## v26
## ipod_player
module ipod_player(
    input  logic        clk,
    input  logic        reset,
    input  logic [7:0]  kbd_ascii,
    input  logic        speed_up,
    input  logic        speed_down,
    input  logic        speed_reset,
    input  logic        direction,
    input  logic [31:0] flash_readdata,
    input  logic        flash_readdatavalid,
    output logic        flash_read,
    output logic [3:0]  flash_byteenable,
    output logic [22:0] flash_address,
    output logic [15:0] audio_data,
    output logic        sample_clk
);
Size in the first run: ~11,000 cells after synthesis, about 170 flip-flops, about 92 I/O pins, about 68,000 um^2 of cells after synthesis.
clock: 81.9 ns
lec_check: 0
abc_area: 1
cap_margin: 20
core_margin: 2
core_utilization: 72
cts_cluster_diameter: 225
place_density_lb_addon: 0.07
slew_margin: 20
run.sh (not shown) runs the stock make flow with config.mk's settings and CLKGATE_MAP_FILE=.
Layout checks on v26: not met. Flow itself completed; violations: max-capacitance violations, max-slew violations.
## Diff of input files: v6 against v26
- swapping 72 for 40 in CORE_UTILIZATION
- putting SETUP_SLACK_MARGIN at 5 where nothing was set
- clearing CTS_CLUSTER_DIAMETER, which used to be 225
- clearing PLACE_DENSITY_LB_ADDON, which used to be 0.07
- clearing ABC_AREA, which used to be 1
- swapping 81.9 for 93.1 in the clock period (ns, I/O delays scaled along)
### Flow results
v6 completed end to end with timing, DRC and antenna clean.
The total routed wire length on the met1 layer in v26 is 0.66 times that in v6.
v6 against v26: global-route wire length before repair shows an increase of about 32%; total via count after detailed routing shows an increase of 7.6%; number of standard cells in the layout, taps in and fillers out shows an increase of 9.4%; number of cells in the yosys synthesis report shows a reduction of 816.
Max register-to-register path setup slack across v6 and v26: v6
Diff v26 -> v6: final cell utilization of the core has decreased; final standard cell area without fillers increased by 16% relative to the old numbers.
The number of unique standard cell types used by synthesis reported for v6 is greater than that of v26 by 26.
Input-level comparison between v9 and v6:
- the clock period (ns, I/O delays scaled along) changed from 93.1 to 100.0
==> results <==
From v6 to v9 the numbers moved as follows: post-synthesis to final-layout area growth shrank by 13 points; simple logic cell fraction of the synthesized area shows no meaningful change.
Against v6 as the reference, v9 delivers a lower logic area.
NOTE critical path depth v6->v9 decreased by a little under 10%
v9 and v6 ended up with roughly the same clock skew.
Worst stage delay on the critical path: v9 vs v6 up 0.03 ns
Multi-input gate share of total cell area in v9 is 8.9 points higher than in v6
Input changes introduced in v58 (baseline for comparison: v9):
- CTS_CLUSTER_SIZE: unset -> 100
- CTS_CLUSTER_DIAMETER: unset -> 391
- GPL_TIMING_DRIVEN: unset -> 0
- TNS_END_PERCENT: unset -> 15
- SETUP_SLACK_MARGIN: 5 -> 1.44
- PLACE_DENSITY: unset -> 0.61
v58 went all the way through synthesis, placement and routing and the layout is clean on timing, DRC and antenna. | buffer-and-inverter tally for the worst setup path | lower: v9 |. Going from v9 to v58, wire length of the first global-routing pass climbed about 13%; register-to-register slack now smaller; cell count of the worst reg-to-reg path rose by about 9%; final setup slack of the worst path decreased by 5.47 ns relative to the old numbers; number of cells on the critical path moved up.


Starting RTL as in the previous note.
## ipod_player
module ipod_player(
    input  logic        clk,
    input  logic        reset,
    input  logic [7:0]  kbd_ascii,
    input  logic        speed_up,
    input  logic        speed_down,
    input  logic        speed_reset,
    input  logic        direction,
    input  logic [31:0] flash_readdata,
    input  logic        flash_readdatavalid,
    output logic        flash_read,
    output logic [3:0]  flash_byteenable,
    output logic [22:0] flash_address,
    output logic [15:0] audio_data,
    output logic        sample_clk
);
logic D,B,E,F,R;
logic [1:0] state2;
logic idle;
logic [6:0] state;
logic [15:0] out;
logic [22:0] nextaddress;
logic [22:0] currentaddress;
logic newclock1;
logic newclock1_q;
logic addr_en;
logic [31:0] d1;
logic resetcounter1;
logic [31:0] prevaddvalue;
logic [31:0] addvalue;
logic edgeclock1;
keyintegration speedcontrol(.clk(clk),.rst(reset),.addvalue(addvalue),.prevaddvalue(prevaddvalue),.keys({speed_reset,speed_up,speed_down}));
flipflop #(32) addvalueff (.clk(clk), .rst(reset), .d(addvalue), .q(prevaddvalue));
clockdiv div1 (.d(d1),.desiredfreq(32'd22000+addvalue),.clk(clk),.rst(reset),.reset(resetcounter1),.newclock(newclock1));
counter counter1 (.clk(clk), .rst(reset), .reset(resetcounter1), .Q(d1));
always_ff @(posedge clk, posedge reset)
    if (reset) newclock1_q <= 1'b0;
    else       newclock1_q <= newclock1;
assign addr_en = newclock1 & ~newclock1_q;
  ...
Settings: LEC_CHECK=0, ABC_AREA=1, CAP_MARGIN=20, CELL_PAD_IN_SITES_GLOBAL_PLACEMENT=2, CORE_ASPECT_RATIO=1.01, CORE_MARGIN=9, CORE_UTILIZATION=17, CTS_CLUSTER_DIAMETER=302, GPL_ROUTABILITY_DRIVEN=0, HOLD_SLACK_MARGIN=0.06, MAX_ROUTING_LAYER=met5, PLACE_DENSITY_LB_ADDON=0.08, SETUP_SLACK_MARGIN=-2.0, SLEW_MARGIN=20; clock period 124.0 ns.
The starting point finished with timing, DRC and antenna clean.
Rerun with:
- ABC_AREA: 1 -> not set
- CELL_PAD_IN_SITES_GLOBAL_PLACEMENT: 2 -> not set
- CORE_ASPECT_RATIO: 1.01 -> not set
- CORE_UTILIZATION: 17 -> 51
- CTS_CLUSTER_DIAMETER: 302 -> not set
- GPL_ROUTABILITY_DRIVEN: 0 -> not set
- HOLD_SLACK_MARGIN: 0.06 -> not set
- MAX_ROUTING_LAYER: met5 -> not set
- PLACE_DENSITY_LB_ADDON: 0.08 -> 0.01
- clock period: 124.0 -> 100.0 ns (I/O delays scaled with it)
=> Wire length is lower by 16%; worst hold slack is worse by 0.027 ns; core utilization is higher by 35 points; via count is higher by 11%; non-clock buffer count is higher by 54; clock-buffer cell count is lower by 10; final cell count is lower by 26%; die area is lower by 64%; cell area is higher by 0.32%.
Rerun with:
- CORE_MARGIN: 9 -> 2
- CORE_UTILIZATION: 51 -> 40
- CTS_CLUSTER_DIAMETER: not set -> 391
- CTS_CLUSTER_SIZE: not set -> 15
- PLACE_DENSITY: not set -> 0.61
- PLACE_DENSITY_LB_ADDON: 0.01 -> not set
- SETUP_SLACK_MARGIN: -2.0 -> 1.44
After rerunning: Worst setup slack gains 2.7 ns. Wire length increases slightly. Design area rises slightly. Maximum frequency grows by a few percent. Sequential share of layout area barely changes. Core utilization fell by 11 points. Die size is higher by about a fifth. Register-to-register slack gains 2.7 ns. Hold slack stays flat. Clock-buffer cell count came out lower by 1.
Rerun with:
- CORE_UTILIZATION: 40 -> 60
- CTS_CLUSTER_SIZE: 15 -> 98
- GPL_TIMING_DRIVEN: not set -> 0
Outcome:
- global-route usage increases by 20 points
- routed wire length rose by about 15%
- non-clock buffer count is higher by 293
- via count rises by about 9%
Rerun with:
- CAP_MARGIN: 20 -> 5
- CORE_ASPECT_RATIO: not set -> 0.5
- CORE_MARGIN: 2 -> 9
- CORE_UTILIZATION: 60 -> 51
- CTS_CLUSTER_DIAMETER: 391 -> 48
- CTS_CLUSTER_SIZE: 98 -> 18
- GPL_TIMING_DRIVEN: 0 -> not set
- PLACE_DENSITY: 0.61 -> not set
- PLACE_DENSITY_LB_ADDON: not set -> 0.01
- SETUP_SLACK_MARGIN: 1.44 -> -2.0
- TNS_END_PERCENT: not set -> 5
After rerunning:
- first-iteration DRC count fell by 34%
- via count fell by 9.6%
- synthesized area is unchanged
- setup slack improves by 0.35 ns
- critical path depth fell by 30
- routed wire length fell by about 15%
- global-route usage fell by 17 points
- final area fell by 2.8%
- core utilization fell by 11 points


Starting RTL as in the previous note.
clock: 69.2 ns
lec_check: 0
cap_margin: 40
core_margin: 2
core_utilization: 65
cts_cluster_diameter: 38
max_routing_layer: met4
setup_slack_margin: 5
slew_margin: 20
The starting point did not get past global routing.
Next try:
--- a/flow/config.mk
+++ b/flow/config.mk
@@ -8 +8 @@
-export CAP_MARGIN = 40
+export CAP_MARGIN = 20
@@ -10,3 +10 @@
-export CORE_UTILIZATION = 65
-export CTS_CLUSTER_DIAMETER = 38
-export MAX_ROUTING_LAYER = met4
+export CORE_UTILIZATION = 30
==> flow/constraint.sdc (replaced) <==
create_clock -name core_clock -period 104.0 [get_ports {clk}]
set_input_delay 20.8000 -clock core_clock [delete_from_list [all_inputs] [get_ports {clk}]]
set_output_delay 20.8000 -clock core_clock [all_outputs]
set_load 0.01 [all_outputs]
The new run finished clean. Die size came out higher by 120%. Synthesized area does not change. Synthesized cell count is unchanged.
Next try:
--- a/flow/config.mk
+++ b/flow/config.mk
@@ -10 +10,2 @@
-export CORE_UTILIZATION = 30
+export CORE_UTILIZATION = 65
+export CTS_CLUSTER_DIAMETER = 345
==> flow/constraint.sdc (replaced) <==
create_clock -name core_clock -period 58.5 [get_ports {clk}]
set_input_delay 11.7000 -clock core_clock [delete_from_list [all_inputs] [get_ports {clk}]]
set_output_delay 11.7000 -clock core_clock [all_outputs]
set_load 0.01 [all_outputs]
The new run failed in clock tree synthesis (DPL-0038).
Die area came out lower by well over a third.
Synthesized cell count stays the same.
Synthesized area is unchanged.
Next try:
--- a/flow/config.mk
+++ b/flow/config.mk
@@ -10,3 +10,2 @@
-export CORE_UTILIZATION = 65
-export CTS_CLUSTER_DIAMETER = 345
-export SETUP_SLACK_MARGIN = 5
+export CORE_UTILIZATION = 40
+export SETUP_SLACK_MARGIN = -2.0
==> flow/constraint.sdc (replaced) <==
create_clock -name core_clock -period 93.1 [get_ports {clk}]
set_input_delay 18.6200 -clock core_clock [delete_from_list [all_inputs] [get_ports {clk}]]
set_output_delay 18.6200 -clock core_clock [all_outputs]
set_load 0.01 [all_outputs]
This time the run completed with no timing, DRC or antenna violations; die area goes up by 62%; synthesized cell count is unchanged; area after synthesis stays the same.


Setup of the reference run:
The RTL this note starts from:
==> flow/design.v <==
module fsm(
input logic CLK_50M,
output logic [15:0] audiodata,
input logic [31:0] flash_mem_readdata,
input logic flash_mem_readdatavalid,
input logic reset,
input logic direction,
output logic [6:0] state,
input logic newclock1,
output flash_mem_read,
input logic idle,
output logic [15:0] out,
output [3:0] flash_mem_byteenable
);
parameter [6:0] start = 7'b000_0000;
parameter [6:0] read = 7'b010_0000;
parameter [6:0] waitread = 7'b110_1111;
parameter [6:0] play1 = 7'b101_1111;
parameter [6:0] play2 = 7'b111_1111;
always_ff @ (posedge CLK_50M, posedge reset)
	begin
	if (reset) begin
		state<=start;
		audiodata<=16'b0;
		end
	else 
		begin
		case(state)
		start: if(idle)begin
			state<=read;
			end
			else
			state<=start;
		read:begin
			state<=waitread;
			end
		waitread:begin
			if ( flash_mem_readdatavalid==1'b1) state<= play1;
			end	
		play1:
			begin 
			if (direction)
				begin
				if(newclock1) 
					begin
					state<=start;
					audiodata<= flash_mem_readdata [31:16];
					end
				else 
				audiodata<= flash_mem_readdata [31:16];
				end
			else
				begin 
				if(newclock1) 
					begin
					audiodata<= flash_mem_readdata [15:0];
					state<=play2;
					end
				else
				audiodata<= flash_mem_readdata [15:0];
				end
			end
		play2:
			begin 
			if (direction)
				begin
				if(newclock1) 
					begin
					state<=start;
					audiodata<= flash_mem_readdata [15:0];
					end
				else 
				audiodata<= flash_mem_readdata [15:0];
				end
			else
				begin
				if(newclock1) 
					begin
					state<=start;
					audiodata<= flash_mem_readdata [31:16];
					end
				else 
				audiodata<= flash_mem_readdata [31:16];
				end
			end
		default: state<=start;
		endcase
end 
		end 
assign flash_mem_read=~state[4];
assign flash_mem_byteenable={~state[3],~state[2],~state[1],~state[0]};
assign out =flash_mem_readdata[15:0];
endmodule 
module clockdiv (input logic [31:0] d,input logic [31:0] desiredfreq,input logic clk, input logic rst, output logic reset, output logic newclock);
always_ff @ (posedge clk, posedge rst)
begin
	if (rst)
		begin
		newclock<=1'b0;
		reset<=1'b0;
		end
	else if (d==((32'd25000000/(desiredfreq))-32'd1))
		begin
		newclock<=1'b1;
		reset<=1'b0;
		end
	else if (d>=((32'd50000000/(desiredfreq))-32'b1))
		begin
		newclock<=1'b0;
		reset<=1'b1;
		end
	else
		begin
		newclock<= newclock;
		reset<=1'b0;
		end
end
endmodule
module counter(input logic clk, input logic rst, input logic reset, output logic [31:0] Q);
always_ff @ (posedge clk, posedge rst)
begin 
	if (rst)
		Q<=32'b0;
	else if (reset)
		begin
		Q<=32'b1;
		end
	else
		Q<=Q+32'b1;
end
endmodule
module flipflop #(parameter width = 23)(input logic clk, input logic rst, input logic [width-1:0] d, output logic [width-1:0] q);
always_ff @(posedge clk, posedge rst)
if (rst) q<={width{1'b0}};
else q<=d;
endmodule
module keyboardaddr (input logic [22:0]  currentaddr,
	input logic D, E, B, F, R,
	output logic [1:0] state,
	input logic clk,
	input logic rst,
	input logic en,
output logic idle,
	output logic [22:0] nextaddr
	);
	parameter idleFW = 2'b00;
	parameter idleBW = 2'b01;
	parameter FW = 2'b10;
	parameter BW = 2'b11;
assign idle=state[1];	
	always_ff @ (posedge clk, posedge rst)
	begin
				if (rst) begin
					state<=idleFW;
					nextaddr<=23'b0;
				end
				else if (en)
					case(state)
					idleFW:	 
							if(R) begin		 
								state<=idleFW;
								nextaddr<=1'b0;
								end
							else if(B) begin  
								state<=idleBW;
								nextaddr<=currentaddr;	
								end
							else if(E) begin	 
								state<=FW;
								nextaddr<=currentaddr+1'b1;
								end
							else begin		 
								state<=idleFW;
								nextaddr<=currentaddr;
								end
					idleBW:
							if(R) begin		 
								state<=idleBW;
								nextaddr<=1'b0;
								end
							else if(F) begin		 
								state<=idleFW;
								nextaddr<=currentaddr;	
								end
							else if(B) begin		 
								state<=BW;
								nextaddr<=currentaddr+1'b1;
								end
							else begin		 
								state<=idleBW;
								nextaddr<=currentaddr;
								end
					FW:			
							if(currentaddr==32'h7ffff) begin
						nextaddr<=32'b0;
							end
							else if(R) begin		 
									state<=FW;
									nextaddr<=32'b0;
								end
								else if(B) begin		 
									state<=BW;
									nextaddr<=currentaddr-1'b1;	
								end
								else if(D) begin		 
									state<=idleFW;
									nextaddr<=currentaddr;
								end
								else begin		 
									state<=FW;
									nextaddr<=currentaddr+1'b1;						
								end
					BW:
			if(currentaddr==32'b0) begin
				nextaddr<=32'h7ffff;
				end
							else if(R) begin 
								state<=BW;
								nextaddr<=32'h7ffff;
								end
							else if(F) begin		 
								state<=FW;
								nextaddr<=currentaddr+1'b1;	
								end
							else if(D) begin		 
								state<=idleBW;
								nextaddr<=currentaddr;
								end
							else begin		 
								state<=BW;
								nextaddr<=currentaddr-1'b1;
								end
						default: state<= idleFW;
				endcase
			end
endmodule
module vDFF(clk, rst, en, in, out);
	input logic clk;
	input logic rst;
	input logic en;
	input logic [22:0] in;
	output logic [22:0] out;
	always_ff @(posedge clk, posedge rst)
		if (rst) out<=23'b0;
		else if (en) out<=in;
endmodule 
module keyboardint(kbd, D,E,B,F,R);
	input logic [7:0] kbd;
	output D,E,B,F,R;
parameter character_B =8'h42;
parameter character_D =8'h44;
parameter character_E =8'h45;
parameter character_F =8'h46;
parameter character_R =8'h52;
parameter character_lowercase_b= 8'h62;
parameter character_lowercase_d= 8'h64;
parameter character_lowercase_e= 8'h65;
parameter character_lowercase_f= 8'h66;
parameter character_lowercase_r= 8'h72;
		assign D = (character_D == kbd)| (character_lowercase_d == kbd);
		assign E = (character_E == kbd)| (character_lowercase_e == kbd);
		assign B = (character_B == kbd)| (character_lowercase_b == kbd);
		assign F = (character_F == kbd)| (character_lowercase_f == kbd);
		assign R = (character_R == kbd)| (character_lowercase_r == kbd);
endmodule
module keyintegration(clk,rst,addvalue,prevaddvalue,keys);
	input logic clk;
	input logic rst;
	input logic [2:0] keys;
	output logic [31:0] addvalue;
	input logic [31:0] prevaddvalue;
	always_ff @(posedge clk, posedge rst)begin
			if(rst) begin
				addvalue<=0;
			end
			else if(keys[2]) begin
				addvalue<=0;
			end
			else if(keys[1]) begin
				addvalue<=prevaddvalue+32'd1000;
			end
			else if(keys[0]) begin
				addvalue<=prevaddvalue-32'd1000;
			end
			else begin
				addvalue<=prevaddvalue;
			end
		end
endmodule
`default_nettype none
module ipod_player(
    input  logic        clk,
    input  logic        reset,
    input  logic [7:0]  kbd_ascii,
    input  logic        speed_up,
    input  logic        speed_down,
    input  logic        speed_reset,
    input  logic        direction,
    input  logic [31:0] flash_readdata,
    input  logic        flash_readdatavalid,
    output logic        flash_read,
    output logic [3:0]  flash_byteenable,
    output logic [22:0] flash_address,
    output logic [15:0] audio_data,
    output logic        sample_clk
);
logic D,B,E,F,R;
logic [1:0] state2;
logic idle;
logic [6:0] state;
logic [15:0] out;
logic [22:0] nextaddress;
logic [22:0] currentaddress;
logic newclock1;
logic newclock1_q;
logic addr_en;
logic [31:0] d1;
logic resetcounter1;
logic [31:0] prevaddvalue;
logic [31:0] addvalue;
logic edgeclock1;
keyintegration speedcontrol(.clk(clk),.rst(reset),.addvalue(addvalue),.prevaddvalue(prevaddvalue),.keys({speed_reset,speed_up,speed_down}));
flipflop #(32) addvalueff (.clk(clk), .rst(reset), .d(addvalue), .q(prevaddvalue));
clockdiv div1 (.d(d1),.desiredfreq(32'd22000+addvalue),.clk(clk),.rst(reset),.reset(resetcounter1),.newclock(newclock1));
counter counter1 (.clk(clk), .rst(reset), .reset(resetcounter1), .Q(d1));
always_ff @(posedge clk, posedge reset)
    if (reset) newclock1_q <= 1'b0;
    else       newclock1_q <= newclock1;
assign addr_en = newclock1 & ~newclock1_q;
keyboardaddr addressset (.currentaddr(currentaddress),.clk(clk),.rst(reset),.en(addr_en),.idle(idle),.state(state2),.D(D),.E(E),.B(B),.F(F),.R(R),.nextaddr(nextaddress));
keyboardint keyboardinput (.kbd(kbd_ascii), .D(D), .E(E), .B(B), .F(F), .R(R));
vDFF addrVDFF(.clk(clk),.rst(reset),.en(addr_en),.in(nextaddress),.out(currentaddress));
doublesync newclock_doublsync(.indata(newclock1), .outdata(edgeclock1), .clk(clk), .reset(reset));
fsm flash(
.CLK_50M(clk),
.direction(direction),
.audiodata(audio_data),
.flash_mem_readdata(flash_readdata),
.flash_mem_readdatavalid(flash_readdatavalid),
.reset(reset),
.state(state),
.out(out),
.idle(idle),
.newclock1(edgeclock1),
.flash_mem_byteenable(flash_byteenable),
.flash_mem_read(flash_read)
);
assign flash_address = currentaddress[22:0];
assign sample_clk = newclock1;
endmodule
module doublesync(input logic indata, input logic clk, input logic reset, output logic outdata);
logic reg1;
always_ff @(posedge clk, posedge reset)
    if (reset) begin
        reg1 <= 1'b0;
        outdata <= 1'b0;
    end else begin
        reg1 <= indata;
        outdata <= reg1;
    end
endmodule
`default_nettype wire
clock: 70.7 ns
lec_check: 0
cap_margin: 20
cell_pad_in_sites_detail_placement: 1
cell_pad_in_sites_global_placement: 3
core_aspect_ratio: 1.24
core_margin: 10
core_utilization: 40
gpl_timing_driven: 0
hold_slack_margin: 0.06
max_routing_layer: met4
min_routing_layer: met1
setup_slack_margin: 5.0
slew_margin: 20
In the reference run the implementation ran to completion but is not tape-out ready, as the final checks report negative setup slack.
Modified inputs, the trial run compared to the reference run
# the reference run
export LEC_CHECK = 0
export CAP_MARGIN = 20
export CELL_PAD_IN_SITES_DETAIL_PLACEMENT = 1
export CELL_PAD_IN_SITES_GLOBAL_PLACEMENT = 3
export CORE_ASPECT_RATIO = 1.24
export CORE_MARGIN = 10
export CORE_UTILIZATION = 40
export GPL_TIMING_DRIVEN = 0
export HOLD_SLACK_MARGIN = 0.06
export MAX_ROUTING_LAYER = met4
export MIN_ROUTING_LAYER = met1
export SETUP_SLACK_MARGIN = 5.0
export SLEW_MARGIN = 20
create_clock -name core_clock -period 70.7 [get_ports {clk}]
# the trial run
export LEC_CHECK = 0
export CAP_MARGIN = 20
export CORE_MARGIN = 2
export CORE_UTILIZATION = 70
export CTS_CLUSTER_DIAMETER = 364
export SLEW_MARGIN = 20
create_clock -name core_clock -period 69.0 [get_ports {clk}]
[summary]
FAIL for each of the trial run and the reference run. Ran to the end and failed final checks on negative setup slack: the reference run. Between the reference run and the trial run, the flow reports core region area decreasing by more than a quarter. Lower final weighted congestion in routability-driven placement goes to the reference run over the trial run. The sequential element share of the synthesized area of the trial run and that of the reference run are within noise of each other. The number of rows in the core area number comes out lower for the trial run vs the reference run. Delta (the trial run minus the reference run): synthesized cell count essentially unchanged, height of the die decreased about 34%. Compared with the reference run, detailed placement HPWL in the trial run decreased by a few percent. Comparing the trial run and the reference run, count of placed standard cells including taps is lower on the reference run. The trial run ended up with a higher number of buffer cells added on primary ports than the reference run did.
